--- design.v ---
module alu #(
    parameter INST_W = 4,
    parameter INT_W  = 6,
    parameter FRAC_W = 10,
    parameter DATA_W = INT_W + FRAC_W
)(
    input                      i_clk,
    input                      i_rst_n,
    input                      i_in_valid,
    output                     o_busy,
    input         [INST_W-1:0] i_inst,
    input  signed [DATA_W-1:0] i_data_a,
    input  signed [DATA_W-1:0] i_data_b,
    output                     o_out_valid,
    output        [DATA_W-1:0] o_data
);
    localparam ADD = 4'b0000,
	       	   SUB = 4'b0001,
	           MUL = 4'b0010,
	           ACC = 4'b0011,
	           SOFTPLUS = 4'b0100,
	       	   XOR = 4'b0101,
	       	   RS = 4'b0110,
	           LR = 4'b0111,
	           CNTZERO = 4'b1000,
	           RMATCH = 4'b1001,
			   DIV3 = 16'b0101_0101_0101_0101,  
			   DIV9 = 16'b0001_1100_0111_0001,
			   BUSY = 1;
	reg signed [DATA_W-1:0] i_data_a_R;
	reg signed [DATA_W-1:0] i_data_b_R;
	reg signed [DATA_W-1:0] o_data_R;
	reg		   [DATA_W-1:0] o_data_lock;
	reg	       [INST_W-1:0]	op;
	reg		   				o_busy_R;
	reg						valid_R;
	reg					    valid_lock;
	reg	signed [31:0]       mul_o;
	reg						mul_busy;
	reg						mul_valid;
	reg						mem_rst;
	reg						acc_valid;
	reg signed [DATA_W:0] add_ext1;
	reg signed [DATA_W:0] sub_ext1;
	reg signed [DATA_W*2-1:0] tmp;
	reg mul_cnt;
	reg 	   [3:0] idx;
	reg signed [DATA_W+3:0] acc_mem[15:0];
	reg signed [DATA_W+3:0] acc_tmp;
	reg 	   [DATA_W-1:0] tmp_lr;
	reg		   [4:0] zcnt;
	reg					fnd;
	reg 	   [DATA_W-4:0] match4;
	integer i;
	integer k;
	assign o_data = o_data_lock;
	assign o_busy = o_busy_R;
	assign o_out_valid = valid_lock;
	function automatic [DATA_W-1:0] rnd32_sat16;
		input [DATA_W*2-1:0] x;
		reg carry;
		reg [DATA_W*2-FRAC_W+1:0] round;		
		begin
			carry = x[FRAC_W-1];
			round = $signed({x[DATA_W*2-1], x[(DATA_W*2-1)-:22]}) + carry;
			rnd32_sat16 = (round[(DATA_W*2-FRAC_W)-:8] == {8{1'b0}} || round[(DATA_W*2-FRAC_W)-:8] == {8{1'b1}})? round[0+:16]: {round[DATA_W*2-FRAC_W], {15{!round[DATA_W*2-FRAC_W]}}};
		end	
	endfunction
	function automatic [DATA_W-1:0] rnd32_sat16_sh4;
		input [DATA_W*2-1:0] x;
		reg carry;
		reg [DATA_W*2-FRAC_W:0] round;
		reg [DATA_W*2-1:0] shift;		
		begin
			shift = x >> 6;
			carry = shift[FRAC_W-1];
			round = $signed({shift[DATA_W*2-1], shift[(DATA_W*2-1)-:22]}) + carry;
			rnd32_sat16_sh4 = (round[(DATA_W*2-FRAC_W)-:8] == {8{1'b0}} || round[(DATA_W*2-FRAC_W)-:8] == {8{1'b1}})? round[0+:16]: {round[DATA_W*2-FRAC_W], {15{!round[DATA_W*2-FRAC_W]}}};
		end	
	endfunction
	function automatic [DATA_W-1:0] sat_ext1;
		input [DATA_W:0] ext1;
		begin
			sat_ext1 = (ext1[DATA_W:DATA_W-1] == 2'b00 || ext1[DATA_W:DATA_W-1] == 2'b11)? ext1[DATA_W-1:0]: {ext1[DATA_W], {15{!ext1[DATA_W]}}};
		end
	endfunction
	function automatic [DATA_W-1:0] softplus;
		input signed [DATA_W-1:0] x;
		reg signed [DATA_W*2-1:0] sf_tmp;
		begin
			if(x >= 2048) begin
				softplus = x;
			end else if((x >= 0) && (x < 2048)) begin
				sf_tmp = $signed($signed({{x[DATA_W-1]}, x[0+:14], {1'b0}}) + 2048) * DIV3;
				softplus = rnd32_sat16_sh4(sf_tmp);
			end else if((x >= -1024) && (x < 0)) begin
				sf_tmp = $signed(x + 2048) * DIV3;
				softplus = rnd32_sat16_sh4(sf_tmp);
			end else if((x >= -2048) && (x < -1024)) begin
				sf_tmp = $signed($signed({{x[DATA_W-1]}, x[0+:14], {1'b0}}) + 5120) * DIV9;
				softplus = rnd32_sat16_sh4(sf_tmp);
			end else if((x >= -3072) && (x < -2048)) begin
				sf_tmp = $signed(x + 3072) * DIV9;
				softplus = rnd32_sat16_sh4(sf_tmp);
			end else if(x < -3072) begin
				softplus = 0;
			end else begin
				softplus = 0;
			end
		end
	endfunction
	always@(*) begin
		add_ext1 = 0;
		sub_ext1 = 0;
		mul_o = 0;
		acc_tmp = 0;
		zcnt = 0;
		match4 = 0;
		i = 0;
		case(op)
			ADD: begin
				add_ext1 = {i_data_a_R[DATA_W-1], i_data_a_R} + {i_data_b_R[DATA_W-1], i_data_b_R};
				o_data_R = sat_ext1(add_ext1);
			end
			SUB: begin
				sub_ext1 = {i_data_a_R[DATA_W-1], i_data_a_R} - {i_data_b_R[DATA_W-1], i_data_b_R};
				o_data_R = sat_ext1(sub_ext1);
			end
			MUL: begin
				mul_o = i_data_a_R * i_data_b_R;
				o_data_R = rnd32_sat16(mul_o);
			end
			ACC: begin 			
				acc_tmp = {{1'b0}, acc_mem[idx]} + {{4{i_data_b_R[DATA_W-1]}}, i_data_b_R};
				o_data_R = (acc_tmp[(DATA_W+3)-:5] == {5{1'b0}} || acc_tmp[(DATA_W+3)-:5] == {5{1'b1}})? acc_tmp[(DATA_W-1)-:16]: {acc_tmp[DATA_W+3], {15{!acc_tmp[DATA_W+3]}}};
			end
			SOFTPLUS: o_data_R = softplus(i_data_a_R);
			XOR: o_data_R = i_data_a_R ^ i_data_b_R;
			RS: o_data_R = i_data_a_R >>> i_data_b_R;
			LR: o_data_R = (i_data_a_R >> (DATA_W - i_data_b_R)) ^ (i_data_a_R << i_data_b_R);
			CNTZERO: begin
				zcnt = 0;
				for(i = 0; i < DATA_W; i = i + 1) begin
					if(i_data_a_R[i] && 1) zcnt = ((DATA_W-1) - i);
				end
				o_data_R = {{11{1'b0}}, zcnt};
			end
			RMATCH: begin
				for(i = 0; i <= DATA_W-4; i = i + 1) begin
					match4[i] = (i_data_a_R[i+:4] == i_data_b_R[(DATA_W-1-i)-:4]);
				end
				o_data_R = {{3{1'b0}}, match4};
			end
			default: o_data_R = 0;
		endcase
	end
	always@(*) begin
		idx = i_data_a_R[0+:4];
	end
    always@(posedge i_clk or negedge i_rst_n) begin
    	if(!i_rst_n) begin
			for(k = 0; k < 16; k = k + 1) begin
				acc_mem[k] <= 0;
			end
		end else if(op == ACC) begin
			acc_mem[idx] <= acc_mem[idx] + {{4{i_data_b_R[DATA_W-1]}}, i_data_b_R};
		end
	end
    always@(posedge i_clk or negedge i_rst_n) begin
    	if(!i_rst_n) begin
			i_data_a_R <= 0;
			i_data_b_R <= 0;
			op <= 0;		
		end else if(i_in_valid) begin
			i_data_a_R <= i_data_a;
			i_data_b_R <= i_data_b;
			op <= i_inst;
		end else begin
			i_data_a_R <= 0;
			i_data_b_R <= 0;
			op <= op;
		end           
    end
	always@(posedge i_clk or negedge i_rst_n) begin
    	if(!i_rst_n) begin
    		o_busy_R <= 0;
    	end else if(i_in_valid) begin
    		o_busy_R <= 1;
    	end else if(valid_R) begin
    		o_busy_R <= 0;
    	end else begin
    		o_busy_R <= 0;
    	end
    end
	always@(posedge i_clk or negedge i_rst_n) begin
    	if(!i_rst_n) begin
    		valid_R <= 0;
    	end else if(i_in_valid) begin
    		valid_R <= 1;
    	end else begin
    		valid_R <= 0;
    	end
    end
	always@(posedge i_clk or negedge i_rst_n) begin
    	if(!i_rst_n) begin
			o_data_lock <= 0;
		end else if(valid_R) begin
			o_data_lock <= o_data_R;
		end else begin
			o_data_lock <= 0;
		end           
    end
    always@(posedge i_clk or negedge i_rst_n) begin
    	if(!i_rst_n) begin
    		valid_lock <= 0;
    	end else if(valid_R) begin
    		valid_lock <= 1;
    	end else begin
    		valid_lock <= 0;
    	end
    end
endmodule
--- config.mk ---
export PLATFORM = sky130hd
export DESIGN_NAME = alu
export DESIGN_NICKNAME = alu
export VERILOG_FILES = /design/flow/design.v
export SDC_FILE = /design/flow/constraint.sdc
export NUM_CORES = 4
export LEC_CHECK = 0
export ABC_AREA = 1
export CAP_MARGIN = 20
export CORE_ASPECT_RATIO = 0.5
export CORE_MARGIN = 2
export CORE_UTILIZATION = 72
export CTS_CLUSTER_DIAMETER = 378
export CTS_CLUSTER_SIZE = 98
export PLACE_DENSITY = 0.4
export SETUP_SLACK_MARGIN = 0.64
export SLEW_MARGIN = 20
export TNS_END_PERCENT = 10
--- constraint.sdc ---
create_clock -name core_clock -period 4.44 [get_ports {i_clk}]
set_input_delay 0.8880 -clock core_clock [delete_from_list [all_inputs] [get_ports {i_clk}]]
set_output_delay 0.8880 -clock core_clock [all_outputs]
set_load 0.01 [all_outputs]
--- run.sh ---
#!/bin/bash
# the make line also repeats each setting of config.mk as NAME=value (left out here)
make -C /OpenROAD-flow-scripts/flow DESIGN_CONFIG=/design/flow/config.mk WORK_HOME=/design/flow/orfs CLKGATE_MAP_FILE= finish
==> results of run 1 <==
timing repair:
item,4_1_cts
gates cloned,5
pin swaps,164
setup endpoints to repair,329
setup buffers,119
resized,501
per-stage QoR:
stage | instance area (µm²) | total power, mW
after floorplan | 54400 | 24.6
after global placement | 64100 | 41.0
after detailed placement | 64100 | 42.7
after CTS | 67500 | 47.5
routing by layer:
layer | global-route usage | GRT overflow
met3 | 0.842 | 577
met1 | 0.911 | 760
met5 | 0.712 | 58
met2 | 1.00 | 1042
met4 | 0.809 | 506
==> flow_summary.rst, run 1 <==
Implementation results
======================

.. list-table::
   :header-rows: 1

   * - Metric
     - Value
   * - Most instantiated cells after synthesis
     - sky130_fd_sc_hd__nand2_1, sky130_fd_sc_hd__inv_1, sky130_fd_sc_hd__fa_1, sky130_fd_sc_hd__o21ai_0, sky130_fd_sc_hd__ha_1
   * - Master cell of the clock root buffer
     - sky130_fd_sc_hd__clkbuf_16
   * - Average cell area after synthesis
     - around 7.1 µm²
   * - Cell total in the yosys stat output
     - 7506
   * - Number of nets produced by synthesis
     - ~8600
   * - Floorplan die height
     - between 150 and 200 µm
   * - Core Footprint
     - 73400 µm²
   * - TritonCTS sink count
     - around 370
   * - Die Span X
     - slightly below 400 µm
   * - Largest family of logic cells by area
     - adder cells
   * - Yosys aoi share
     - 0.107
   * - Synthesized flop and latch total
     - ~370
   * - Detailed placer's ending HPWL
     - approximately 180000 µm
   * - Top Ports
     - around 57
   * - Fraction of synthesized cell area taken by the top area cell type
     - 0.197
   * - Most common reg cell
     - sky130_fd_sc_hd__dfrtp_1
   * - Pre-CTS setup slack
     - -3080 ps
   * - Number of buffers added on ports
     - roughly 56
   * - Flip-flops with a built-in enable
     - 0
   * - Top cell type by total area after synthesis
     - sky130_fd_sc_hd__fa_1
   * - Number of H-tree levels
     - 1
   * - Number of clock buffers inserted by TritonCTS
     - 7
   * - Chip area from the yosys synthesis statistics
     - approximately 54000 µm²
   * - Adders+Majority by Area
     - 0.315
   * - Synthesized area
     - between 50000 and 60000 µm²
   * - Global Route Usage Sum
     - 0.903
   * - Mux share
     - 0.000934
   * - Effective utilization at floorplan
     - 0.730
   * - Global route overflow
     - approximately 2900
   * - Placed cells
     - roughly 9500
   * - Number of placement rows
     - 70
   * - Number of standard cells after synthesis
     - ~7500
   * - Async set or reset register ratio after synthesis
     - 1.00
   * - Die Area
     - around 77000 µm²
   * - Top cells by area
     - sky130_fd_sc_hd__fa_1, sky130_fd_sc_hd__dfrtp_1, sky130_fd_sc_hd__nand2_1
   * - First error
     - [ERROR GRT-0116] Global routing finished with congestion. Check the congestion regions in the DRC Viewer.
   * - Most popular library cell in the synthesized design by count
     - sky130_fd_sc_hd__nand2_1
   * - Run status
     - stopped before the end
   * - Worst-case clock buffer depth
     - 3
   * - Xor and xnor fraction of the mapped netlist area
     - 0.0281
   * - Count of distinct cell types in the synthesized netlist
     - 73
   * - Seq/Total Area, Yosys
     - 0.175
   * - Last flow stage reached
     - global routing (5_1_grt)
   * - Simple-Gate Fraction of Synth Area
     - 0.252
   * - # hold bufs at CTS
     - 0
   * - Placer's final routability congestion estimate
     - approximately 1.3
   * - Yosys warns
     - 2
==> run 2: changes to the inputs <==
- ABC_AREA: 1 -> unset
- CORE_ASPECT_RATIO: 0.5 -> unset
- CTS_CLUSTER_DIAMETER: 378 -> unset
- CTS_CLUSTER_SIZE: 98 -> 33
- PLACE_DENSITY: 0.4 -> 0.67
- SETUP_SLACK_MARGIN: 0.64 -> unset
- TNS_END_PERCENT: 10 -> unset
- clock period: 4.44 -> 6.85 ns (I/O delays scaled with it)
==> run 2 against run 1 <==
  * The run again fails in global routing (5_1_grt)
  * Die area decreased by 7.4%
  * Area after synthesis fell by 7.3%
  * Synthesized cell count is 22% lower
==> flow_summary.rst, run 2 <==
Implementation results
======================

.. list-table::
   :header-rows: 1

   * - Metric
     - Value
   * - Run status
     - stopped before the end
   * - Last flow stage reached
     - global routing (5_1_grt)
   * - First error
     - [ERROR GRT-0116] Global routing finished with congestion. Check the congestion regions in the DRC Viewer.
   * - Top cell type by total area after synthesis
     - sky130_fd_sc_hd__fa_1
   * - Largest family of logic cells by area
     - adder cells
   * - Mux share
     - 0.0128 (+0.0118)
   * - Adders+Majority by Area
     - 0.340 (+0.0252)
   * - Floorplan die height
     - 267 µm (+35%)
   * - TritonCTS sink count
     - 374 (unchanged)
   * - Flip-flops with a built-in enable
     - 0 (unchanged)
   * - Number of nets produced by synthesis
     - 6890 (-20%)
   * - Global Route Usage Sum
     - 0.738
   * - Master cell of the clock root buffer
     - sky130_fd_sc_hd__clkbuf_16
   * - Number of clock buffers inserted by TritonCTS
     - 39 (+32)
   * - Top Ports
     - 57 (unchanged)
   * - Xor and xnor fraction of the mapped netlist area
     - 0.0445 (+0.0164)
   * - Number of placement rows
     - 96 (+37%)
   * - Fraction of synthesized cell area taken by the top area cell type
     - 0.213 (+0.0156)
   * - Number of buffers added on ports
     - 56 (unchanged)
   * - Placed cells
     - 7493 (-21%)
   * - Die Area
     - 71100 µm² (-7.4%)
   * - Effective utilization at floorplan
     - 0.725 (-0.00493)
   * - Cell Area, Placed
     - 58800 µm² (-8.3%)
   * - Average cell area after synthesis
     - 8.53 µm² (+19%)
   * - Yosys warns
     - 2 (unchanged)
   * - Most popular library cell in the synthesized design by count
     - sky130_fd_sc_hd__inv_1
   * - Simple-Gate Fraction of Synth Area
     - 0.149 (-0.103)
   * - Top cells by area
     - sky130_fd_sc_hd__fa_1, sky130_fd_sc_hd__dfrtp_1, sky130_fd_sc_hd__ha_1
   * - Seq/Total Area, Yosys
     - 0.189 (+0.0138)
   * - Synthesized flop and latch total
     - 374 (unchanged)
   * - Async set or reset register ratio after synthesis
     - 1.00 (unchanged)
   * - Number of standard cells after synthesis
     - 5820 (-22%)
   * - Number of H-tree levels
     - 2 (+1)
   * - Pre-CTS setup slack
     - -1220 ps (+1860 ps)
   * - Die Span X
     - 267 µm (-32%)
   * - Global route overflow
     - 65
   * - Most common reg cell
     - sky130_fd_sc_hd__dfrtp_1
   * - Worst-case clock buffer depth
     - 3 (unchanged)
   * - Detailed placer's ending HPWL
     - 153000 µm (-13%)
   * - Chip area from the yosys synthesis statistics
     - 49600 µm² (-7.3%)
   * - Cell total in the yosys stat output
     - 5820 (-22%)
   * - Count of distinct cell types in the synthesized netlist
     - 116 (+59%)
   * - Yosys aoi share
     - 0.180 (+0.0732)
   * - Placer's final routability congestion estimate
     - 1.14 (-13%)
   * - Most instantiated cells after synthesis
     - sky130_fd_sc_hd__inv_1, sky130_fd_sc_hd__nand2_1, sky130_fd_sc_hd__fa_1, sky130_fd_sc_hd__o21ai_0, sky130_fd_sc_hd__ha_1
   * - Core Footprint
     - 68500 µm² (-6.7%)
   * - Synthesized area
     - 49600 µm² (-7.3%)
run 2: layer usage:
layer	GRT overflow	GRT usage
met1	1	0.743
met2	27	0.929
met4	35	0.726
met3	1	0.560
met5	1	0.203
run 2: repair_timing:
| action | CTS |
|---|---|
| cloned | 1 |
| setup buffers | 107 |
| hold buffers | 0 |
| pin swaps | 146 |
| endpoints found under the setup margin | 16 |
| gates resized | 335 |
==> run 3: changes to the inputs <==
- ABC_AREA: unset -> 0
- CELL_PAD_IN_SITES_GLOBAL_PLACEMENT: unset -> 0
- CTS_CLUSTER_SIZE: 33 -> 65
- MAX_ROUTING_LAYER: unset -> met4
- MIN_ROUTING_LAYER: unset -> met1
- PLACE_DENSITY: 0.67 -> unset
- PLACE_DENSITY_LB_ADDON: unset -> 0.0
- SETUP_SLACK_MARGIN: unset -> -0.43
- SLEW_MARGIN: 20 -> 5
- TNS_END_PERCENT: unset -> 75
- clock period: 6.85 -> 7.44 ns (I/O delays scaled with it)
==> run 3 against run 2 <==
  * Now fails the layout checks on setup timing
  * Synthesized cell count is the same
  * Area after synthesis is the same
  * Die area is the same
==> flow_summary.rst, run 3 <==
Flow metrics
------------

.. list-table::
   :header-rows: 1

   * - Metric
     - Value
   * - Unrepaired setup endpoints after global routing
     - yes
   * - CP Buf/Inv Count
     - 10
   * - Largest family of logic cells by area
     - adder cells
   * - Clock group
     - roughly 1.9 mW
   * - Number of clock buffers inserted by TritonCTS
     - 38 (-2.6%)
   * - Fin. Hold Viols
     - 0
   * - Met1 demand-to-capacity share in global routing
     - 0.609
   * - Routing usage on met2
     - 0.797
   * - Master of the slowest instance on the critical path
     - sky130_fd_sc_hd__fa_1
   * - Slack of the worst reg-to-reg path
     - -1140 ps
   * - CTS clk-pin slew, worst paths
     - roughly 70 ps
   * - Core Footprint
     - 68500 µm² (unchanged)
   * - Net load switching power
     - 14.2 mW
   * - Worst Setup Path Type
     - reg2reg
   * - Master cell of the clock root buffer
     - sky130_fd_sc_hd__clkbuf_16
   * - Synthesized flop and latch total
     - 374 (unchanged)
   * - Synthesized area
     - 49600 µm² (unchanged)
   * - Leakage power summed over all cells
     - approximately 30 nW
   * - Die Area
     - 71100 µm² (unchanged)
   * - Worst-case clock buffer depth
     - 3 (unchanged)
   * - Type of the worst min-delay path
     - reg2reg
   * - Flip-flops with a built-in enable
     - 0 (unchanged)
   * - Initial detailed-routing violation count
     - 8549
   * - Run status
     - failed layout checks
   * - Placed cells
     - 7348 (-1.9%)
   * - Count of distinct cell types in the synthesized netlist
     - 116 (unchanged)
   * - Global route overflow
     - 0
   * - Crit share post-route
     - 1.15
   * - Worst-case hold slack
     - ~480 ps
   * - Initial antenna violation count
     - 13
   * - OpenROAD warnings
     - 90
   * - Global-route layer with the greatest usage
     - met2
   * - Number of standard cells after synthesis
     - 5820 (unchanged)
   * - Maximum resistive drop on vdd
     - about 1.7 mV
   * - Hold Path Depth
     - 2
   * - Wire length of the first global-routing pass
     - between 200000 and 300000 µm
   * - Reg-to-reg critical path startpoint
     - i_data_a_R[15]$_DFF_PN0_
   * - Worst max-slew margin expressed relative to the limit
     - 0.152
   * - # hold bufs at CTS
     - 0 (unchanged)
   * - Crit path DAT
     - 9080 ps
   * - Yosys aoi share
     - 0.180 (unchanged)
   * - Number of max-slew violations in the final report
     - 0
   * - Clock network fraction of total power
     - 0.069
   * - Worst-skew pair later-pin latency
     - between 500 and 600 ps
   * - Async set or reset register ratio after synthesis
     - 1.00 (unchanged)
   * - Mux share
     - 0.0128 (unchanged)
   * - Worst setup path endpoint
     - o_data_lock[6]$_DFF_PN0_
   * - Number of placement rows
     - 96 (unchanged)
   * - Minimum clock period
     - roughly 8600 ps
   * - Top power group
     - combinational logic
   * - Launching instance or port of the critical path
     - i_data_a_R[15]$_DFF_PN0_
   * - Cell Int Power
     - roughly 13 mW
   * - Kind of start point of the critical path
     - flop
   * - Highest achievable clock rate
     - roughly 0.12 GHz
   * - Power density of the placed cells
     - 457 nW/µm²
   * - CP Depth
     - 30
   * - Cell Area, Placed
     - 57100 µm² (-2.9%)
   * - Cell total in the yosys stat output
     - 5820 (unchanged)
   * - Crit path max fanout
     - 7
   * - Most instantiated cells after synthesis
     - sky130_fd_sc_hd__inv_1, sky130_fd_sc_hd__nand2_1, sky130_fd_sc_hd__fa_1, sky130_fd_sc_hd__o21ai_0, sky130_fd_sc_hd__ha_1
   * - Placer's final routability congestion estimate
     - 1.15 (+1.1%)
   * - Adders+Majority by Area
     - 0.340 (unchanged)
   * - CP endpoint kind
     - flop
   * - Power share of the sequential group
     - 0.091
   * - Final sum of negative setup slack
     - -17030 ps
   * - Floorplan die height
     - 267 µm (unchanged)
   * - Chip area from the yosys synthesis statistics
     - 49600 µm² (unchanged)
   * - Detailed placer's ending HPWL
     - 146000 µm (-4.6%)
   * - Most common cell type on the critical path
     - sky130_fd_sc_hd__buf_4
   * - Reg2reg end
     - o_data_lock[6]$_DFF_PN0_
   * - Top Ports
     - 57 (unchanged)
   * - Yosys warns
     - 2 (unchanged)
   * - Switching power share of the total
     - 0.518
   * - Most common reg cell
     - sky130_fd_sc_hd__dfrtp_1
   * - Setup WS post-layout
     - -1140 ps
   * - Seq/Total Area, Yosys
     - 0.189 (unchanged)
   * - Reg2Reg Depth
     - 30
   * - Count of max-cap constraint violations
     - 0
   * - Number of standard cells in the layout, taps in and fillers out
     - about 7500
   * - Global-route met3 utilization
     - 0.221
   * - Pre-CTS setup slack
     - -670 ps (+554 ps)
   * - Die Span X
     - 267 µm (unchanged)
   * - Largest delay share family, worst path
     - adder cells
   * - CTS tree
     - yes
   * - Top cell type by total area after synthesis
     - sky130_fd_sc_hd__fa_1
   * - Number of H-tree levels
     - 2 (unchanged)
   * - Average cell area after synthesis
     - 8.53 µm² (unchanged)
   * - Top cells by area
     - sky130_fd_sc_hd__fa_1, sky130_fd_sc_hd__dfrtp_1, sky130_fd_sc_hd__ha_1
   * - Power Combinational
     - 23.0 mW
   * - Layout violations
     - setup timing
   * - Startpoint of the tightest hold check path
     - acc_mem[8][8]$_DFFE_PN0P_
   * - Number of vias after detailed routing
     - 52300
   * - Simple-Gate Fraction of Synth Area
     - 0.149 (unchanged)
   * - Worst clock skew on the final layout
     - 29.4 ps
   * - Number of nets produced by synthesis
     - 6890 (unchanged)
   * - Delay contributed by the slowest stage of the critical path
     - between 1000 and 1500 ps
   * - Fraction of synthesized cell area taken by the top area cell type
     - 0.213 (unchanged)
   * - Seq pwr
     - 2.48 mW
   * - Worst hold endpoint
     - acc_mem[8][8]$_DFFE_PN0P_
   * - Actual slew at the worst max-slew pin
     - roughly 1300 ps
   * - Xor and xnor fraction of the mapped netlist area
     - 0.0445 (unchanged)
   * - Residual DRC count
     - 0
   * - Vias per cell
     - roughly 7.0
   * - Finished layout cell area
     - approximately 60000 µm²
   * - Share of total power in combinational logic
     - 0.840
   * - Pin count of the biggest net entering global routing
     - around 150
   * - Final Setup Violations
     - 16
   * - First-pass iteration count of the detailed router
     - 20
   * - Most popular library cell in the synthesized design by count
     - sky130_fd_sc_hd__inv_1
   * - Global Route Usage Sum
     - 0.547
   * - Detail Route Antenna Nets
     - 0
   * - Area Growth Syn to Fin
     - 20.6%
   * - Post-detailed-route wirelength per cell
     - ~27 µm
   * - Number of nets in the layout
     - 7622
   * - Routed WL
     - around 200000 µm
   * - Number of global-route vias before repair
     - ~51000
   * - Number of buffers added on ports
     - 56 (unchanged)
   * - Effective utilization at floorplan
     - 0.725 (unchanged)
   * - TritonCTS sink count
     - 374 (unchanged)
   * - Required time of the critical path
     - ~8000 ps
## run 3: through the flow
step | util | total power, mW
2_1_floorplan | - | 13.6
3_3_place_gp | 0.833 | 22.1
3_5_place_dp | 0.833 | 22.8
4_1_cts | 0.853 | 24.9
5_1_grt | 0.874 | 28.5
6_report | 0.874 | 27.4
## run 3: layout make-up
class	count	area, µm²
diodes	18	45.0
inverters	845	3200
clock buffers	56	1090
fillers	3461	8610
multi-input cells	4328	37200
repair buffers	965	7730
flip-flops and latches	374	9390
clock inverters	12	86.3
well taps	882	1100
## run 3: repair_timing
action | 4_1_cts | 5_1_grt
setup buffers | 5 | 47
gates cloned | 0 | 1
pin swaps | 3 | 73
gates resized | 36 | 244
endpoints found under the setup margin | 15 | 15
## run 3: layer usage
metal | part of all wire | up-vias | routed length, µm
met2 | 0.42 | 4978 | 84800
met1 | 0.31 | 24300 | 64000
met5 | 0 | - | 0
met3 | 0.16 | 1961 | 32800
met4 | 0.11 | 0 | 22400
li1 | - | 21100 | -
==> run 4: changes to the inputs <==
- CORE_UTILIZATION: 72 -> 70
- PLACE_DENSITY_LB_ADDON: 0.0 -> 0.16
- clock period: 7.44 -> 8.04 ns (I/O delays scaled with it)
==> run 4 against run 3 <==
  * The layout still fails its checks (setup timing)
  * Global-route usage is 4.3 points lower
  * Largest power group unchanged
  * Highest routed layer unchanged
  * Sequential power decreased by 7%
  * Area after synthesis stayed put
  * Cell area down 8.4%
  * Non-clock buffer count down 533
  * Final cell count decreased by 6.5%
  * Combinational power shrank 27%
  * Die area rose by 2.8%
==> flow_summary.rst, run 4 <==
Flow metrics
------------

.. list-table::
   :header-rows: 1

   * - Metric
     - Value
   * - Run status
     - failed layout checks
   * - Layout violations
     - setup timing
   * - Clock network fraction of total power
     - 0.092 (+0.023)
   * - Number of nets produced by synthesis
     - 6890 (unchanged)
   * - Uppermost layer routed
     - met4
   * - Effective utilization at floorplan
     - 0.708 (-0.0174)
   * - Chip area from the yosys synthesis statistics
     - 49600 µm² (unchanged)
   * - Residual DRC count
     - 0 (unchanged)
   * - Most common reg cell
     - sky130_fd_sc_hd__dfrtp_1
   * - Yosys aoi share
     - 0.180 (unchanged)
   * - Mux share
     - 0.0128 (unchanged)
   * - Placer's final routability congestion estimate
     - 1.11 (-3.4%)
   * - M1 wire length
     - 64400 µm (+0.61%)
   * - Largest family of logic cells by area
     - adder cells
   * - Pin count of the biggest net entering global routing
     - 107 (-28%)
   * - Most popular library cell in the synthesized design by count
     - sky130_fd_sc_hd__inv_1
   * - Initial detailed-routing violation count
     - 5836 (-32%)
   * - Most instantiated cells after synthesis
     - sky130_fd_sc_hd__inv_1, sky130_fd_sc_hd__nand2_1, sky130_fd_sc_hd__fa_1, sky130_fd_sc_hd__o21ai_0, sky130_fd_sc_hd__ha_1
   * - Global Route Usage Sum
     - 0.504 (-0.0434)
   * - Xor and xnor fraction of the mapped netlist area
     - 0.0445 (unchanged)
   * - Worst-skew pair later-pin latency
     - 580 ps (about the same)
   * - Number of nets in the layout
     - 7089 (-7.0%)
   * - CP Depth
     - 27 (-10%)
   * - Worst hold endpoint
     - acc_mem[8][3]$_DFFE_PN0P_
   * - Delay contributed by the slowest stage of the critical path
     - 540 ps (-490 ps)
   * - Leakage power summed over all cells
     - 26.8 nW (-9.2%)
   * - Share of total power in combinational logic
     - 0.798 (-0.042)
   * - Master cell of the clock root buffer
     - sky130_fd_sc_hd__clkbuf_16
   * - Number of buffers added on ports
     - 56 (unchanged)
   * - Startpoint of the tightest hold check path
     - acc_mem[8][3]$_DFFE_PN0P_
   * - Reg-to-reg critical path startpoint
     - i_data_a_R[12]$_DFF_PN0_
   * - Average cell area after synthesis
     - 8.53 µm² (unchanged)
   * - Slack of the worst reg-to-reg path
     - -240 ps (+900 ps)
   * - Core Footprint
     - 70100 µm² (+2.5%)
   * - Crit path DAT
     - 8700 ps (-380 ps)
   * - Top Ports
     - 57 (unchanged)
   * - Count of distinct cell types in the synthesized netlist
     - 116 (unchanged)
   * - Master of the slowest instance on the critical path
     - sky130_fd_sc_hd__fa_1
   * - Crit path max fanout
     - 12 (+5)
   * - Final design utilization
     - 0.781 (-0.0928)
   * - Worst clock skew on the final layout
     - 36.9 ps (+7.41 ps)
   * - Async set or reset register ratio after synthesis
     - 1.00 (unchanged)
   * - Maximum resistive drop on vdd
     - 0.979 mV (-41%)
   * - Top cells by area
     - sky130_fd_sc_hd__fa_1, sky130_fd_sc_hd__dfrtp_1, sky130_fd_sc_hd__ha_1
   * - CTS tree
     - yes
   * - Clock group
     - 1.93 mW (about the same)
   * - Power share of the sequential group
     - 0.110 (+0.019)
   * - First-pass iteration count of the detailed router
     - 10 (-50%)
   * - Detail Route Antenna Nets
     - 0 (unchanged)
   * - Required time of the critical path
     - 8470 ps (+520 ps)
   * - Net load switching power
     - 11.2 mW (-21%)
   * - Detailed placer's ending HPWL
     - 138000 µm (-5.7%)
   * - Number of global-route vias before repair
     - 47400 (-7.6%)
   * - Flip-flops with a built-in enable
     - 0 (unchanged)
   * - Top power group
     - combinational logic
   * - Crit share post-route
     - 1.03 (-0.123)
   * - Initial antenna violation count
     - 10 (-3)
   * - Post-CTS setup buffer count
     - 0 (-5)
   * - Highest achievable clock rate
     - 0.121 GHz (+3.6%)
   * - Number of vias after detailed routing
     - 46900 (-10%)
   * - Die Span X
     - 270 µm (+1.4%)
   * - Switching power share of the total
     - 0.536 (+0.0182)
   * - OpenROAD warnings
     - 83 (-7.8%)
   * - Seq/Total Area, Yosys
     - 0.189 (unchanged)
   * - Type of the worst min-delay path
     - reg2reg
   * - Setup WS post-layout
     - -237 ps (+899 ps)
   * - Simple-Gate Fraction of Synth Area
     - 0.149 (unchanged)
   * - TritonCTS sink count
     - 374 (unchanged)
   * - Largest delay share family, worst path
     - adder cells
   * - Reg2Reg Depth
     - 27 (-10%)
   * - Number of clock buffers inserted by TritonCTS
     - 38 (unchanged)
   * - Top cell type by total area after synthesis
     - sky130_fd_sc_hd__fa_1
   * - Synthesized flop and latch total
     - 374 (unchanged)
   * - Yosys warns
     - 2 (unchanged)
   * - Fin. Hold Viols
     - 0 (unchanged)
   * - Worst setup path endpoint
     - o_data_lock[5]$_DFF_PN0_
   * - Post-detailed-route wirelength per cell
     - 25.4 µm (-6.9%)
   * - Met3 routed wirelength
     - 22900 µm (-30%)
   * - Cell total in the yosys stat output
     - 5820 (unchanged)
   * - Kind of start point of the critical path
     - flop
   * - Synthesized area
     - 49600 µm² (unchanged)
   * - Number of standard cells after synthesis
     - 5820 (unchanged)
   * - CTS clk-pin slew, worst paths
     - 70 ps (about the same)
   * - Worst-case clock buffer depth
     - 3 (unchanged)
   * - Number of max-slew violations in the final report
     - 0 (unchanged)
   * - Worst Setup Path Type
     - reg2reg
   * - Minimum clock period
     - 8280 ps (-299 ps)
   * - Hold Path Depth
     - 2 (unchanged)
   * - Seq pwr
     - 2.30 mW (-7%)
   * - Cell Int Power
     - 9.72 mW (-26%)
   * - Reg2reg end
     - o_data_lock[5]$_DFF_PN0_
   * - Most common cell type on the critical path
     - sky130_fd_sc_hd__fa_1
   * - Die Area
     - 73100 µm² (+2.8%)
   * - Vias per cell
     - 6.70 (-4.2%)
   * - Power density of the placed cells
     - 382 nW/µm² (-16%)
   * - CP endpoint kind
     - flop
   * - Overall power of the completed layout
     - 21.0 mW (-23%)
   * - Number of placement rows
     - 97 (+1.0%)
   * - Number of H-tree levels
     - 2 (unchanged)
   * - CP Buf/Inv Count
     - 7 (-3)
   * - Routed WL
     - 178000 µm (-13%)
   * - Final Setup Violations
     - 15 (-1)
   * - Sum of met2 wire segment lengths after detailed routing
     - 76600 µm (-9.7%)
   * - Global route overflow
     - 0 (unchanged)
   * - Actual slew at the worst max-slew pin
     - 1150 ps (-103 ps)
   * - Worst max-slew margin expressed relative to the limit
     - 0.212 (+0.0605)
   * - Floorplan die height
     - 270 µm (+1.4%)
   * - Adders+Majority by Area
     - 0.340 (unchanged)
   * - Count of max-cap constraint violations
     - 0 (unchanged)
   * - Fraction of synthesized cell area taken by the top area cell type
     - 0.213 (unchanged)
   * - Wire length of the first global-routing pass
     - 275000 µm (-4.2%)
   * - Power Combinational
     - 16.7 mW (-27%)
   * - Pre-CTS setup slack
     - -270 ps (+400 ps)
   * - Area Growth Syn to Fin
     - 10.4%
   * - Launching instance or port of the critical path
     - i_data_a_R[12]$_DFF_PN0_
## run 4: final cells by class
cell class | count | area [µm²]
diodes | 10 | 25.0
repair buffers | 432 | 3530
inverters | 845 | 3180
flip-flops and latches | 374 | 9370
well taps | 940 | 1180
fillers | 4762 | 15300
clock buffers | 55 | 1160
multi-input cells | 4328 | 36200
clock inverters | 13 | 188
## run 4: layer usage
layer / GRT usage / vias to the layer above
li1: - / 20100
met1: 0.628 / 22500
met2: 0.743 / 3321
met3: 0.132 / 981
met4: 0.295 / 0
met5: - / -
## run 4: metrics by stage
stage | setup TNS [ps] | instances | instance area (µm²) | hold slack (ps)
global route | -5470 | 6995 | 54800 | 499
CTS | -3010 | 6984 | 54600 | 485
finish | -2290 | 6997 | 54800 | 481
detailed placement | -2820 | 6916 | 53300 | 471
global placement | -2310 | 6913 | 53200 | 461
floorplan | -4710 | 5820 | 49600 | 446
## run 4: what timing repair did
| item | CTS | global route |
|---|---|---|
| endpoints found under the hold margin | 0 | 0 |
| resized | 0 | 30 |
| hold buffers | 0 | 0 |
| endpoints found under the setup margin | 0 | 15 |
==> run 5: changes to the inputs <==
- ABC_AREA: 0 -> 1
- CELL_PAD_IN_SITES_GLOBAL_PLACEMENT: 0 -> unset
- CORE_UTILIZATION: 70 -> 40
- CTS_CLUSTER_SIZE: 65 -> unset
- GPL_TIMING_DRIVEN: unset -> 0
- HOLD_SLACK_MARGIN: unset -> 0.27
- MAX_ROUTING_LAYER: met4 -> unset
- MIN_ROUTING_LAYER: met1 -> unset
- PLACE_DENSITY_LB_ADDON: 0.16 -> 0.22
- SETUP_SLACK_MARGIN: -0.43 -> unset
- SLEW_MARGIN: 5 -> 20
- TNS_END_PERCENT: 75 -> unset
- clock period: 8.04 -> 8.5 ns (I/O delays scaled with it)
==> run 5 against run 4 <==
  * Largest power group unchanged
  * Area after synthesis up 7.9%
  * Synthesized cell count increased by 29%
  * Final cell count increased by 35%
  * Clock power shrank 13%
  * Fmax shrank 0.13%
  * The run now finishes clean
  * Utilization decreased by 34 points
  * Sequential share of layout area down 1.0 points
==> flow_summary.rst, run 5 <==
Flow metrics
------------

.. list-table::
   :header-rows: 1

   * - Metric
     - Value
   * - Worst-case clock buffer depth
     - 3 (unchanged)
   * - Worst setup path endpoint
     - o_data_lock[7]$_DFF_PN0_
   * - CP Buf/Inv Count
     - 7 (unchanged)
   * - Power share of the sequential group
     - 0.112 (+0.002)
   * - Detail Route Antenna Nets
     - 0 (unchanged)
   * - Number of nets produced by synthesis
     - 8576 (+24%)
   * - Wire length of the first global-routing pass
     - 300000 µm (+9.4%)
   * - Area of combinational cells with multiple inputs
     - 37900 µm² (+4.8%)
   * - TritonCTS sink count
     - 374 (unchanged)
   * - Worst max-slew margin expressed relative to the limit
     - 0.199 (-0.0138)
   * - Top power group
     - combinational logic
   * - Yosys warns
     - 2 (unchanged)
   * - Maximum resistive drop on vdd
     - 0.263 mV (-73%)
   * - Seq/Total Area, Yosys
     - 0.175 (-0.0138)
   * - Core Footprint
     - 133000 µm² (+90%)
   * - Global-route layer with the greatest usage
     - met2
   * - Die Span X
     - 370 µm (+37%)
   * - Met1 demand-to-capacity share in global routing
     - 0.413 (-0.214)
   * - Number of vias after detailed routing
     - 50200 (+7.2%)
   * - Xor and xnor fraction of the mapped netlist area
     - 0.0281 (-0.0164)
   * - Switching power share of the total
     - 0.594 (+0.0573)
   * - Routed WL
     - 198000 µm (+12%)
   * - Global route overflow
     - 0 (unchanged)
   * - Top cell type by total area after synthesis
     - sky130_fd_sc_hd__fa_1
   * - Leakage power summed over all cells
     - 31.4 nW (+17%)
   * - Largest family of logic cells by area
     - adder cells
   * - Die Area
     - 137000 µm² (+87%)
   * - Required time of the critical path
     - 8970 ps (+500 ps)
   * - Master cell of the clock root buffer
     - sky130_fd_sc_hd__clkbuf_16
   * - First-pass iteration count of the detailed router
     - 6 (-4)
   * - Number of clock buffers inserted by TritonCTS
     - 37 (-2.6%)
   * - Floorplan die height
     - 370 µm (+37%)
   * - Reg2Reg Depth
     - 30 (+11%)
   * - Run status
     - no timing/DRC/antenna violations
   * - Chip area from the yosys synthesis statistics
     - 53600 µm² (+7.9%)
   * - Seq pwr
     - 2.14 mW (-7%)
   * - Largest delay share family, worst path
     - simple AND/OR/NAND/NOR gates
   * - Count of max-cap constraint violations
     - 0 (unchanged)
   * - Delay contributed by the slowest stage of the critical path
     - 730 ps (+190 ps)
   * - CP endpoint kind
     - flop
   * - Net load switching power
     - 11.4 mW (+1.1%)
   * - Async set or reset register ratio after synthesis
     - 1.00 (unchanged)
   * - Most common cell type on the critical path
     - sky130_fd_sc_hd__nand2_1
   * - Clock network fraction of total power
     - 0.088 (-0.004)
   * - Worst clock skew on the final layout
     - 47.6 ps (+10.7 ps)
   * - Worst-case hold slack
     - 479 ps (-2.04 ps)
   * - Top cells by area
     - sky130_fd_sc_hd__fa_1, sky130_fd_sc_hd__dfrtp_1, sky130_fd_sc_hd__nand2_1
   * - Slack of the worst reg-to-reg path
     - 210 ps (+450 ps)
   * - Fraction of synthesized cell area taken by the top area cell type
     - 0.197 (-0.0156)
   * - CTS tree
     - yes
   * - Minimum clock period
     - 8290 ps (+11.2 ps)
   * - Number of buffers added on ports
     - 56 (unchanged)
   * - Cell Int Power
     - 7.78 mW (-20%)
   * - Global-route met3 utilization
     - 0.0469 (-0.0854)
   * - Master of the slowest instance on the critical path
     - sky130_fd_sc_hd__a2111oi_1
   * - Area Growth Syn to Fin
     - 9.24%
   * - Number of H-tree levels
     - 2 (unchanged)
   * - Hold Path Depth
     - 2 (unchanged)
   * - Residual DRC count
     - 0 (unchanged)
   * - Initial detailed-routing violation count
     - 4618 (-21%)
   * - Finished layout cell area
     - 58500 µm² (+6.8%)
   * - Simple-Gate Fraction of Synth Area
     - 0.252 (+0.103)
   * - CP Depth
     - 30 (+11%)
   * - Most common reg cell
     - sky130_fd_sc_hd__dfrtp_1
   * - CTS clk-pin slew, worst paths
     - 60 ps (about the same)
   * - Final Setup Violations
     - 0 (-15)
   * - Final design utilization
     - 0.439 (-0.342)
   * - Yosys aoi share
     - 0.107 (-0.0732)
   * - Crit path DAT
     - 8760 ps (+60 ps)
   * - Fin. Hold Viols
     - 0 (unchanged)
   * - Reg-to-reg critical path startpoint
     - i_data_a_R[0]$_DFF_PN0_
   * - OpenROAD warnings
     - 81 (-2.4%)
   * - Type of the worst min-delay path
     - reg2reg
   * - Number of max-slew violations in the final report
     - 0 (unchanged)
   * - Cell Area, Placed
     - 56600 µm² (+6.3%)
   * - Worst Setup Path Type
     - reg2reg
   * - Mux share
     - 0.000934 (-0.0118)
   * - Actual slew at the worst max-slew pin
     - 1190 ps (+41.8 ps)
   * - Most instantiated cells after synthesis
     - sky130_fd_sc_hd__nand2_1, sky130_fd_sc_hd__inv_1, sky130_fd_sc_hd__fa_1, sky130_fd_sc_hd__o21ai_0, sky130_fd_sc_hd__ha_1
   * - Detailed placer's ending HPWL
     - 166000 µm (+21%)
   * - Flip-flop and latch area
     - 9410 µm² (+0.44%)
   * - Number of global-route vias before repair
     - 48700 (+2.7%)
   * - Initial antenna violation count
     - 3 (-7)
   * - Share of total power in combinational logic
     - 0.801 (+0.003)
   * - Synthesized area
     - 53600 µm² (+7.9%)
   * - Placer's final routability congestion estimate
     - 1.01 (-8.8%)
   * - Clock group
     - 1.68 mW (-13%)
   * - Average cell area after synthesis
     - 7.14 µm² (-16%)
   * - Layout fillers
     - 14000 (+190%)
   * - Highest achievable clock rate
     - 0.121 GHz (-0.13%)
   * - Number of nets in the layout
     - 8712 (+23%)
   * - # hold bufs at CTS
     - 0 (unchanged)
   * - Post-detailed-route wirelength per cell
     - 21.0 µm (-17%)
   * - Startpoint of the tightest hold check path
     - acc_mem[5][2]$_DFFE_PN0P_
   * - Count of distinct cell types in the synthesized netlist
     - 73 (-37%)
   * - Synthesized flop and latch total
     - 374 (unchanged)
   * - Reg2reg end
     - o_data_lock[7]$_DFF_PN0_
   * - Cell total in the yosys stat output
     - 7506 (+29%)
   * - Adders+Majority by Area
     - 0.315 (-0.0252)
   * - Effective utilization at floorplan
     - 0.402 (-0.306)
   * - Crit path max fanout
     - 11 (-1)
   * - Flip-flops with a built-in enable
     - 0 (unchanged)
   * - Number of standard cells after synthesis
     - 7506 (+29%)
   * - Power density of the placed cells
     - 327 nW/µm² (-14%)
   * - Number of placement rows
     - 134 (+38%)
   * - Most popular library cell in the synthesized design by count
     - sky130_fd_sc_hd__nand2_1
   * - Power Combinational
     - 15.3 mW (-8%)
   * - Top Ports
     - 57 (unchanged)
   * - Global Route Usage Sum
     - 0.288 (-0.216)
   * - Routing usage on met2
     - 0.450 (-0.293)
   * - Unrepaired setup endpoints after global routing
     - yes
   * - Worst hold endpoint
     - acc_mem[5][2]$_DFFE_PN0P_
   * - Kind of start point of the critical path
     - flop
   * - Launching instance or port of the critical path
     - i_data_a_R[0]$_DFF_PN0_
   * - Pin count of the biggest net entering global routing
     - 91 (-15%)
   * - Worst-skew pair later-pin latency
     - 600 ps (+20 ps)
   * - Vias per cell
     - 5.32 (-21%)
   * - Crit share post-route
     - 0.975 (-0.0544)
run 5: what timing repair did:
| action | in CTS | in global routing |
|---|---|---|
| pin swaps | 1 | 6 |
| gates cloned | 0 | 0 |
| setup endpoints to repair | 26 | 16 |
| hold endpoints to repair | 0 | 0 |
| setup buffers | 8 | 30 |
| gates resized | 56 | 106 |
run 5: layout make-up:
| class | count | share of cell area |
|---|---|---|
| Tap cell | 1768 | 0.0378 |
| Antenna cell | 1 | 0.0000427 |
| Clock inverter | 15 | 0.00227 |
| Timing Repair Buffer | 104 | 0.0188 |
| Sequential cell | 374 | 0.161 |
| Clock buffer | 51 | 0.0184 |
| Buffer | 212 | 0.0162 |
| Inverter | 1510 | 0.0975 |
| Multi-Input combinational cell | 5403 | 0.648 |
run 5: metal layers:
layer | vias up | share of wire
met5 | - | 0.000066
met4 | 2 | 0.027
met3 | 256 | 0.076
met2 | 1782 | 0.44
met1 | 24400 | 0.46
li1 | 23800 | -
run 5: stage by stage:
step / setup TNS (ps) / cells / worst slack [ps] / power, mW
floorplan: 0 / 7506 / 1490 / 12.5
global placement: -4220000 / 9330 / -11270 / 17.1
detailed placement: -23510 / 9340 / -1800 / 17.1
CTS: 0 / 9410 / 5.50 / 18.9
global route: -11.6 / 9437 / -11.6 / 21.0
finish: 0 / 9438 / 212 / 19.2
==> run 6: changes to the inputs <==
- ABC_AREA: 1 -> unset
- CORE_UTILIZATION: 40 -> 72
- CTS_CLUSTER_DIAMETER: unset -> 34
- CTS_CLUSTER_SIZE: unset -> 50
- GPL_TIMING_DRIVEN: 0 -> unset
- HOLD_SLACK_MARGIN: 0.27 -> unset
- PLACE_DENSITY: unset -> 0.4
- PLACE_DENSITY_LB_ADDON: 0.22 -> unset
- SETUP_SLACK_MARGIN: unset -> 1.66
- clock period: 8.5 -> 6.35 ns (I/O delays scaled with it)
==> run 6 against run 5 <==
  * The flow now stops in global routing (5_1_grt)
  * Die area decreased by 48%
  * Synthesized cell count down 22%
  * Area after synthesis down 7.3%
==> flow_summary.rst, run 6 <==
Implementation results
======================

.. list-table::
   :header-rows: 1

   * - Metric
     - Value
   * - Run status
     - stopped before the end
   * - Last flow stage reached
     - global routing (5_1_grt)
   * - First error
     - [ERROR GRT-0116] Global routing finished with congestion. Check the congestion regions in the DRC Viewer.
   * - Average cell area after synthesis
     - 8.53 µm² (+19%)
   * - Worst-case clock buffer depth
     - 3 (unchanged)
   * - Number of standard cells after synthesis
     - 5820 (-22%)
   * - Top Ports
     - 57 (unchanged)
   * - Detailed placer's ending HPWL
     - 160000 µm (-4.2%)
   * - Number of H-tree levels
     - 2 (unchanged)
   * - Top cells by area
     - sky130_fd_sc_hd__fa_1, sky130_fd_sc_hd__dfrtp_1, sky130_fd_sc_hd__ha_1
   * - Fraction of synthesized cell area taken by the top area cell type
     - 0.213 (+0.0156)
   * - Most popular library cell in the synthesized design by count
     - sky130_fd_sc_hd__inv_1
   * - Seq/Total Area, Yosys
     - 0.189 (+0.0138)
   * - Placer's final routability congestion estimate
     - 1.13 (+11%)
   * - Simple-Gate Fraction of Synth Area
     - 0.149 (-0.103)
   * - Count of distinct cell types in the synthesized netlist
     - 116 (+59%)
   * - Global Route Usage Sum
     - 0.902
   * - Mux share
     - 0.0128 (+0.0118)
   * - Pre-CTS setup slack
     - -1680 ps (+123 ps)
   * - Most common reg cell
     - sky130_fd_sc_hd__dfrtp_1
   * - Flip-flops with a built-in enable
     - 0 (unchanged)
   * - Floorplan die height
     - 267 µm (-28%)
   * - Master cell of the clock root buffer
     - sky130_fd_sc_hd__clkbuf_16
   * - Global route overflow
     - between 1000 and 1500
   * - Placed cells
     - 7555 (-19%)
   * - Synthesized flop and latch total
     - 374 (unchanged)
   * - Core Footprint
     - 68500 µm² (-49%)
   * - Largest family of logic cells by area
     - adder cells
   * - Die Area
     - 71100 µm² (-48%)
   * - Number of nets produced by synthesis
     - 6890 (-20%)
   * - Most instantiated cells after synthesis
     - sky130_fd_sc_hd__inv_1, sky130_fd_sc_hd__nand2_1, sky130_fd_sc_hd__fa_1, sky130_fd_sc_hd__o21ai_0, sky130_fd_sc_hd__ha_1
   * - Chip area from the yosys synthesis statistics
     - 49600 µm² (-7.3%)
   * - Cell total in the yosys stat output
     - 5820 (-22%)
   * - Number of clock buffers inserted by TritonCTS
     - 61 (+65%)
   * - Die Span X
     - 267 µm (-28%)
   * - TritonCTS sink count
     - 374 (unchanged)
   * - Yosys warns
     - 2 (unchanged)
   * - Adders+Majority by Area
     - 0.340 (+0.0252)
   * - Number of buffers added on ports
     - 56 (unchanged)
   * - Top cell type by total area after synthesis
     - sky130_fd_sc_hd__fa_1
   * - Yosys aoi share
     - 0.180 (+0.0732)
   * - Synthesized area
     - 49600 µm² (-7.3%)
   * - Async set or reset register ratio after synthesis
     - 1.00 (unchanged)
   * - Effective utilization at floorplan
     - 0.725 (+0.323)
   * - Xor and xnor fraction of the mapped netlist area
     - 0.0445 (+0.0164)
   * - Number of placement rows
     - 96 (-28%)
[run 6: metal layers]
layer  GRT overflow  track usage
met1             40        0.867
met2            667         1.02
met3             44        0.808
met4            395        0.950
met5             12        0.565
[run 6: through the flow]
stage	instance area, µm²	hold WS [ps]
2_1_floorplan	50900	446
3_3_place_gp	59400	461
3_5_place_dp	59400	470
4_1_cts	64500	484
[run 6: repair_timing]
| item | CTS |
|---|---|
| setup buffers | 119 |
| pin swaps | 216 |
| resized | 494 |
| hold buffers | 0 |
| setup endpoints to repair | 240 |
==> run 7: changes to the inputs <==
- CORE_UTILIZATION: 72 -> 66
- CTS_CLUSTER_DIAMETER: 34 -> unset
- CTS_CLUSTER_SIZE: 50 -> unset
- MAX_ROUTING_LAYER: unset -> met4
- PLACE_DENSITY: 0.4 -> unset
- SETUP_SLACK_MARGIN: 1.66 -> unset
- clock period: 6.35 -> 7.56 ns (I/O delays scaled with it)
==> run 7 against run 6 <==
  * The layout now fails its checks (setup timing)
  * Area after synthesis is the same
  * Synthesized cell count is the same
  * Die area grew 9.0%
==> flow_summary.rst, run 7 <==
Flow metrics
------------

.. list-table::
   :header-rows: 1

   * - Metric
     - Value
   * - Layout violations
     - setup timing
   * - Residual DRC count
     - 0
   * - Async set or reset register ratio after synthesis
     - 1.00 (unchanged)
   * - CP Depth
     - 28
   * - Clock group
     - between 2 and 2.5 mW
   * - Crit path max fanout
     - 7
   * - M1 wire length
     - approximately 71000 µm
   * - Layout fillers
     - around 4300
   * - Slack of the worst reg-to-reg path
     - -370 ps
   * - Synthesized area
     - 49600 µm² (unchanged)
   * - Xor and xnor fraction of the mapped netlist area
     - 0.0445 (unchanged)
   * - Worst setup path endpoint
     - o_data_lock[13]$_DFF_PN0_
   * - Power Combinational
     - about 24 mW
   * - Crit share post-route
     - 1.05
   * - Core Footprint
     - 74400 µm² (+8.7%)
   * - CTS clk-pin slew, worst paths
     - approximately 70 ps
   * - Placer's final routability congestion estimate
     - 1.14 (+1.2%)
   * - Routed WL
     - between 200000 and 250000 µm
   * - Startpoint of the tightest hold check path
     - valid_R$_DFF_PN0_
   * - Worst max-slew margin expressed relative to the limit
     - 0.221
   * - Adders+Majority by Area
     - 0.340 (unchanged)
   * - Final sum of negative setup slack
     - -4330 ps
   * - Power share of the sequential group
     - 0.086
   * - Detailed placer's ending HPWL
     - 153000 µm (-4.3%)
   * - Yosys aoi share
     - 0.180 (unchanged)
   * - Seq pwr
     - approximately 2.4 mW
   * - Reg2Reg Depth
     - 28
   * - Share of total power in combinational logic
     - 0.843
   * - Final design utilization
     - 0.820
   * - Final Setup Violations
     - 15
   * - Master of the slowest instance on the critical path
     - sky130_fd_sc_hd__dfrtp_2
   * - Run status
     - failed layout checks
   * - Synthesized flop and latch total
     - 374 (unchanged)
   * - Net load switching power
     - between 10 and 15 mW
   * - Flip-flop and latch area
     - roughly 9400 µm²
   * - Reg-to-reg critical path startpoint
     - i_data_a_R[11]$_DFF_PN0_
   * - OpenROAD warnings
     - ~92
   * - Worst Setup Path Type
     - reg2reg
   * - Sum of met2 wire segment lengths after detailed routing
     - about 86000 µm
   * - Detail Route Antenna Nets
     - 0
   * - Maximum resistive drop on vdd
     - just over 0.9 mV
   * - CP endpoint kind
     - flop
   * - Number of placement rows
     - 100 (+4.2%)
   * - Seq/Total Area, Yosys
     - 0.189 (unchanged)
   * - Most popular library cell in the synthesized design by count
     - sky130_fd_sc_hd__inv_1
   * - Average cell area after synthesis
     - 8.53 µm² (unchanged)
   * - TritonCTS sink count
     - 374 (unchanged)
   * - Reg2reg end
     - o_data_lock[13]$_DFF_PN0_
   * - Type of the worst min-delay path
     - reg2reg
   * - Number of nets in the layout
     - 7579
   * - Die Span X
     - 278 µm (+4.4%)
   * - Floorplan die height
     - 278 µm (+4.4%)
   * - Worst hold endpoint
     - valid_lock$_DFF_PN0_
   * - Cell Int Power
     - ~14 mW
   * - Actual slew at the worst max-slew pin
     - about 1200 ps
   * - Simple-Gate Fraction of Synth Area
     - 0.149 (unchanged)
   * - Clock network fraction of total power
     - 0.072
   * - Number of H-tree levels
     - 2 (unchanged)
   * - Delay contributed by the slowest stage of the critical path
     - 530 ps
   * - Yosys warns
     - 2 (unchanged)
   * - Power density of the placed cells
     - 466 nW/µm²
   * - Initial antenna violation count
     - 11
   * - Area of combinational cells with multiple inputs
     - 38500 µm²
   * - Most instantiated cells after synthesis
     - sky130_fd_sc_hd__inv_1, sky130_fd_sc_hd__nand2_1, sky130_fd_sc_hd__fa_1, sky130_fd_sc_hd__o21ai_0, sky130_fd_sc_hd__ha_1
   * - Number of standard cells after synthesis
     - 5820 (unchanged)
   * - Uppermost layer routed
     - met4
   * - Worst-skew pair later-pin latency
     - ~620 ps
   * - Chip area from the yosys synthesis statistics
     - 49600 µm² (unchanged)
   * - Number of standard cells in the layout, taps in and fillers out
     - around 7500
   * - Leakage power summed over all cells
     - about 29 nW
   * - Vias per cell
     - roughly 6.8
   * - Global Route Usage Sum
     - 0.516
   * - Top power group
     - combinational logic
   * - Initial detailed-routing violation count
     - around 7000
   * - Master cell of the clock root buffer
     - sky130_fd_sc_hd__clkbuf_16
   * - Count of max-cap constraint violations
     - 0
   * - Number of global-route vias before repair
     - a little over 50000
   * - Launching instance or port of the critical path
     - i_data_a_R[11]$_DFF_PN0_
   * - Top cell type by total area after synthesis
     - sky130_fd_sc_hd__fa_1
   * - Number of clock buffers inserted by TritonCTS
     - 38 (-38%)
   * - Fin. Hold Viols
     - 0
   * - First-pass iteration count of the detailed router
     - 8
   * - Largest delay share family, worst path
     - adder cells
   * - Effective utilization at floorplan
     - 0.667 (-0.0583)
   * - CP Buf/Inv Count
     - 8
   * - Area Growth Syn to Fin
     - 22.9%
   * - Most common reg cell
     - sky130_fd_sc_hd__dfrtp_1
   * - Number of vias after detailed routing
     - a little over 50000
   * - Global route overflow
     - 0
   * - Crit path DAT
     - 8370 ps
   * - Cell total in the yosys stat output
     - 5820 (unchanged)
   * - Placed cells
     - 7352 (-2.7%)
   * - Setup WS post-layout
     - -369 ps
   * - Hold Path Depth
     - 0
   * - Top cells by area
     - sky130_fd_sc_hd__fa_1, sky130_fd_sc_hd__dfrtp_1, sky130_fd_sc_hd__ha_1
   * - Top Ports
     - 57 (unchanged)
   * - Number of buffers added on ports
     - 56 (unchanged)
   * - Worst-case clock buffer depth
     - 3 (unchanged)
   * - Die Area
     - 77400 µm² (+9.0%)
   * - CTS tree
     - yes
   * - Number of nets produced by synthesis
     - 6890 (unchanged)
   * - Most common cell type on the critical path
     - sky130_fd_sc_hd__fa_1
   * - Worst clock skew on the final layout
     - between 30 and 40 ps
   * - Minimum clock period
     - 7930 ps
   * - Wire length of the first global-routing pass
     - between 200000 and 300000 µm
   * - Kind of start point of the critical path
     - flop
   * - Post-detailed-route wirelength per cell
     - roughly 27 µm
   * - Required time of the critical path
     - 8000 ps
   * - Largest family of logic cells by area
     - adder cells
   * - Fraction of synthesized cell area taken by the top area cell type
     - 0.213 (unchanged)
   * - Met3 routed wirelength
     - between 30000 and 40000 µm
   * - Mux share
     - 0.0128 (unchanged)
   * - Number of max-slew violations in the final report
     - 0
   * - Pin count of the biggest net entering global routing
     - between 100 and 150
   * - Flip-flops with a built-in enable
     - 0 (unchanged)
   * - Unrepaired setup endpoints after global routing
     - yes
   * - Count of distinct cell types in the synthesized netlist
     - 116 (unchanged)
   * - Highest achievable clock rate
     - ~0.13 GHz
   * - Pre-CTS setup slack
     - -415 ps (+1260 ps)
   * - Switching power share of the total
     - 0.516
==> run 7: per-stage QoR <==
stage / hold slack (ps) / power, mW / area (µm²)
2_1_floorplan: 446 / 13.4 / 49900
3_3_place_gp: 445 / 21.6 / 56500
3_5_place_dp: 433 / 22.3 / 56600
4_1_cts: 448 / 25.4 / 59100
5_1_grt: 470 / 29.7 / 61000
6_report: 446 / 28.4 / 61000
==> run 7: routing by layer <==
metal,vias to the layer above,GRT usage
met1,24400,0.636
met5,-,-
met3,1201,0.189
li1,21000,-
met4,0,0.261
met2,4193,0.745
==> run 7: layout make-up <==
class	count	area share
multi-input combinational	4328	0.630
antenna	11	0.000451
clock inverter	15	0.00357
tap	969	0.0199
inverter	845	0.0526
sequential	374	0.154
timing repair buffer	922	0.122
clock buffer	51	0.0175
==> run 7: what timing repair did <==
| action | in CTS | in global routing |
|---|---|---|
| resized | 211 | 318 |
| hold buffers | 0 | 0 |
| pin swaps | 73 | 198 |
| gates cloned | 0 | 1 |
| buffers inserted | 41 | 49 |
| endpoints found under the setup margin | 15 | 15 |
==> run 8: changes to the inputs <==
- ABC_AREA: unset -> 0
- CELL_PAD_IN_SITES_GLOBAL_PLACEMENT: unset -> 0
- CORE_UTILIZATION: 66 -> 72
- CTS_CLUSTER_SIZE: unset -> 65
- MIN_ROUTING_LAYER: unset -> met1
- PLACE_DENSITY: unset -> 0.35
- SETUP_SLACK_MARGIN: unset -> -0.43
- SLEW_MARGIN: 20 -> 5
- TNS_END_PERCENT: unset -> 75
- clock period: 7.56 -> 7.43 ns (I/O delays scaled with it)
==> run 8 against run 7 <==
  * The run now fails in global routing (5_1_grt)
  * Area after synthesis did not move
  * Die area fell by 8.2%
  * Synthesized cell count did not move
==> flow_summary.rst, run 8 <==
Implementation results
======================

.. list-table::
   :header-rows: 1

   * - Metric
     - Value
   * - Run status
     - stopped before the end
   * - Last flow stage reached
     - global routing (5_1_grt)
   * - Number of nets produced by synthesis
     - 6890 (unchanged)
   * - Count of distinct cell types in the synthesized netlist
     - 116 (unchanged)
   * - Die Span X
     - 267 µm (-4.2%)
   * - Placer's final routability congestion estimate
     - 1.16 (+1.4%)
   * - Average cell area after synthesis
     - 8.53 µm² (unchanged)
   * - Worst-case clock buffer depth
     - 3 (unchanged)
   * - Yosys aoi share
     - 0.180 (unchanged)
   * - Yosys warns
     - 2 (unchanged)
   * - Floorplan die height
     - 267 µm (-4.2%)
   * - Chip area from the yosys synthesis statistics
     - 49600 µm² (unchanged)
   * - Most popular library cell in the synthesized design by count
     - sky130_fd_sc_hd__inv_1
   * - Number of H-tree levels
     - 2 (unchanged)
   * - Async set or reset register ratio after synthesis
     - 1.00 (unchanged)
   * - Simple-Gate Fraction of Synth Area
     - 0.149 (unchanged)
   * - Adders+Majority by Area
     - 0.340 (unchanged)
   * - Master cell of the clock root buffer
     - sky130_fd_sc_hd__clkbuf_16
   * - Xor and xnor fraction of the mapped netlist area
     - 0.0445 (unchanged)
   * - Number of standard cells after synthesis
     - 5820 (unchanged)
   * - Seq/Total Area, Yosys
     - 0.189 (unchanged)
   * - Synthesized area
     - 49600 µm² (unchanged)
   * - Fraction of synthesized cell area taken by the top area cell type
     - 0.213 (unchanged)
   * - Number of placement rows
     - 96 (-4.0%)
   * - Synthesized flop and latch total
     - 374 (unchanged)
   * - Number of clock buffers inserted by TritonCTS
     - 40 (+5.3%)
   * - TritonCTS sink count
     - 374 (unchanged)
   * - Cell total in the yosys stat output
     - 5820 (unchanged)
   * - Number of buffers added on ports
     - 56 (unchanged)
   * - Effective utilization at floorplan
     - 0.725 (+0.0583)
   * - Flip-flops with a built-in enable
     - 0 (unchanged)
   * - Top cell type by total area after synthesis
     - sky130_fd_sc_hd__fa_1
   * - Placed cells
     - 7326 (-0.35%)
   * - Detailed placer's ending HPWL
     - 149000 µm (-2.1%)
   * - Largest family of logic cells by area
     - adder cells
   * - Most common reg cell
     - sky130_fd_sc_hd__dfrtp_1
   * - Most instantiated cells after synthesis
     - sky130_fd_sc_hd__inv_1, sky130_fd_sc_hd__nand2_1, sky130_fd_sc_hd__fa_1, sky130_fd_sc_hd__o21ai_0, sky130_fd_sc_hd__ha_1
   * - Top cells by area
     - sky130_fd_sc_hd__fa_1, sky130_fd_sc_hd__dfrtp_1, sky130_fd_sc_hd__ha_1
   * - Core Footprint
     - 68500 µm² (-8.0%)
   * - Die Area
     - 71100 µm² (-8.2%)
   * - Mux share
     - 0.0128 (unchanged)
   * - Top Ports
     - 57 (unchanged)
-- run 8: timing repair --
item,CTS
gates resized,52
gates cloned,0
pin swaps,5
hold endpoints to repair,0
buffers inserted,8
hold buffers,0
setup endpoints to repair,15
-- run 8: metrics by stage --
step | setup WS [ps] | utilization | power [mW] | area (µm²)
3_3_place_gp | -635 | 0.830 | 21.8 | 56800
3_5_place_dp | -789 | 0.830 | 22.6 | 56800
4_1_cts | -426 | 0.854 | 25.1 | 58500
2_1_floorplan | -433 | - | 13.6 | 49700
Power figures rest on the tool's default switching activity, not on a simulated workload.
